==> trial 24: inputs <==
==> flow/design.v (excerpt) <==
module a_filter_reference_32x11(
    input [31:0] x_in,
    input clk,
    input [5:0] reset,
    output [31:0] y_out);
Settings: LEC_CHECK=0, CAP_MARGIN=20, CORE_MARGIN=2, CORE_UTILIZATION=72, CTS_CLUSTER_DIAMETER=222, MAX_ROUTING_LAYER=met4, PLACE_DENSITY_LB_ADDON=0.01, SETUP_SLACK_MARGIN=-0.42, SLEW_MARGIN=20; clock period 7.46 ns.
run.sh (not shown) runs the stock make flow with config.mk's settings and CLKGATE_MAP_FILE=.
==> inputs of build 94, as changes to trial 24 <==
ABC_AREA = 1   (was not set)
CTS_CLUSTER_DIAMETER = not set   (was 222)
CTS_CLUSTER_SIZE = 90   (was not set)
PLACE_DENSITY = 0.67   (was not set)
PLACE_DENSITY_LB_ADDON = not set   (was 0.01)
SETUP_SLACK_MARGIN = 1.93   (was -0.42)
==> inputs of build 67, as changes to trial 24 <==
CAP_MARGIN = 40   (was 20)
CORE_UTILIZATION = 70   (was 72)
CTS_CLUSTER_DIAMETER = 201   (was 222)
CTS_CLUSTER_SIZE = 41   (was not set)
MAX_ROUTING_LAYER = not set   (was met4)
PLACE_DENSITY_LB_ADDON = 0.02   (was 0.01)
SETUP_SLACK_MARGIN = not set   (was -0.42)
==> flow/constraint.sdc (replaced) <==
create_clock -name core_clock -period 4.37 [get_ports {clk}]
set_input_delay 0.8740 -clock core_clock [delete_from_list [all_inputs] [get_ports {clk}]]
set_output_delay 0.8740 -clock core_clock [all_outputs]
set_load 0.01 [all_outputs]
==> summary of the runs <==
Trial 24 reached the layout checks and failed them: setup timing. Build 94 stopped in 5_1_grt with ODB-0269. Build 67 never finished: it broke off in 5_1_grt. Against build 67, the synthesized cell count of build 94 is larger by 35%. The lowest die area belongs to trial 24, the highest to build 94. Synthesized area is the same in build 67 and trial 24.

* * *

==> cedar: inputs <==
Starting RTL as in the previous note.
Settings: LEC_CHECK=0, CAP_MARGIN=20, CORE_MARGIN=2, CORE_UTILIZATION=40, SETUP_SLACK_MARGIN=2.51, SLEW_MARGIN=20; clock period 8.86 ns.
==> lagoon: changes against cedar <==
--- a/flow/config.mk
+++ b/flow/config.mk
@@ -7,6 +7,5 @@
 export LEC_CHECK = 0
 export CAP_MARGIN = 20
 export CORE_MARGIN = 2
-export CORE_UTILIZATION = 40
-export SETUP_SLACK_MARGIN = 2.51
+export CORE_UTILIZATION = 59
 export SLEW_MARGIN = 20
==> flow/constraint.sdc (replaced) <==
create_clock -name core_clock -period 4.37 [get_ports {clk}]
set_input_delay 0.8740 -clock core_clock [delete_from_list [all_inputs] [get_ports {clk}]]
set_output_delay 0.8740 -clock core_clock [all_outputs]
set_load 0.01 [all_outputs]
==> qor summary <==
quantity                                                                  cedar           lagoon
GR met1 Demand/Resource                                                   0.207            0.366
Average vias per placed instance                                           4.86             5.24
Antenna violations before repair                                              1                2
Critical path buffer and inverter count                                       5                8
Result of the run                              no timing/DRC/antenna violations  failed layout checks
Reasons for failing layout checks                                             -     setup timing
Fraction of area in non-clock buffers                                    0.0326            0.166
Placed inst area                                                    59,300 um^2      72,000 um^2
Pre-CTS setup slack                                                    0.479 ns         -2.91 ns
Largest stage delay, worst path                                         0.51 ns          0.53 ns
Total Neg Setup Slack                                                      0 ns       -577.44 ns
CP arrival                                                              6.75 ns          6.66 ns
Fin worst setup slack                                                  0.339 ns         -3.16 ns
Total met2 wirelength after detailed routing                          65,100 um        84,300 um
Max Clock Skew                                                        0.0333 ns        0.0289 ns
Fraction of the core area covered by cells at the end of the flow         0.490            0.864
Count of tool warnings                                                      129              131

* * *

==> v35 <==
a_filter_reference_32x11 again, from the RTL that the note above started with.
clock: 8.38 ns
lec_check: 0
cap_margin: 20
core_margin: 2
core_utilization: 72
cts_cluster_size: 72
place_density_lb_addon: 0.0
setup_slack_margin: 2.47
slew_margin: 20
==> inputs of v36, as changes to v35 <==
Settings changed: ABC_AREA set to 1, CORE_ASPECT_RATIO set to 0.91, CTS_CLUSTER_SIZE 72 to not set, PLACE_DENSITY set to 0.39, PLACE_DENSITY_LB_ADDON 0.0 to not set, SETUP_SLACK_MARGIN 2.47 to not set.
==> flow/constraint.sdc (replaced) <==
create_clock -name core_clock -period 8.54 [get_ports {clk}]
set_input_delay 1.7080 -clock core_clock [delete_from_list [all_inputs] [get_ports {clk}]]
set_output_delay 1.7080 -clock core_clock [all_outputs]
set_load 0.01 [all_outputs]
==> inputs of v2, as changes to v35 <==
Settings changed: CTS_CLUSTER_DIAMETER set to 307, CTS_CLUSTER_SIZE 72 to 95, PLACE_DENSITY set to 0.38, PLACE_DENSITY_LB_ADDON 0.0 to not set, SETUP_SLACK_MARGIN 2.47 to not set, TNS_END_PERCENT set to 5.
==> flow/constraint.sdc (replaced) <==
create_clock -name core_clock -period 3.64 [get_ports {clk}]
set_input_delay 0.7280 -clock core_clock [delete_from_list [all_inputs] [get_ports {clk}]]
set_output_delay 0.7280 -clock core_clock [all_outputs]
set_load 0.01 [all_outputs]
==> inputs of v6, as changes to v35 <==
Settings changed: CTS_CLUSTER_SIZE 72 to not set, SETUP_SLACK_MARGIN 2.47 to not set.
==> qor summary <==
item                                                                                             v36                            v6                         v2                           v35
Final worst clock skew                                                                    0.03564 ns                    0.03471 ns                          -                    0.02922 ns
Layout filler cell count                                                                        6302                          5132                          -                          3665
Floorplan die area                                                                         90300 µm²                     79070 µm²                  79070 µm²                     79070 µm²
Hold Path Origin                                                         sixth_stage.Samples_in1[31]    fifth_stage.Samples_in1[7]                          -  second_stage.Samples_in1[28]
Core area                                                                                  86990 µm²                     75950 µm²                  75950 µm²                     75950 µm²
Number of distinct standard cells referenced by the synthesized netlist                           66                            76                         76                            76
Drt pass-1 iters                                                                                  10                             5                          -                             9
Post-Synthesis Cell Area                                                                   63300 µm²                     55320 µm²                  55320 µm²                     55320 µm²
Run status                                                          no timing/DRC/antenna violations    complete, but fails checks  aborted with a tool error    complete, but fails checks
Last stage reached                                                                                 -                             -                    5_1_grt                             -
Layout check failures                                                                              -          negative setup slack                          -          negative setup slack
Number of nets in the layout                                                                   10270                          8139                          -                          8238
Total non-filler cell area in the finished layout                                          68080 µm²                     61080 µm²                          -                     66790 µm²
Post-Route M1 WL                                                                            80.62 mm                      48.09 mm                          -                      56.37 mm
Clock tree from TritonCTS                                                                       done                          done                          -                          done
Metal2 WL                                                                                   84.94 mm                      61.01 mm                          -                      81.29 mm
H-tree depth reported by CTS                                                                       2                             2                          1                             3
Complex Gates by Area                                                                         9.973%                        11.13%                     11.13%                        11.13%
DP Cell Count                                                                                   9755                          7488                       8789                          7387
RR Endpoint                                                              third_stage.Samples_in1[31]  second_stage.Samples_out[28]                          -   third_stage.Samples_in1[28]
Biggest cell delay along the critical path                                                   0.54 ns                       0.56 ns                          -                       0.51 ns
Dominant cell area share                                                                      22.30%                        25.51%                     25.51%                        25.51%
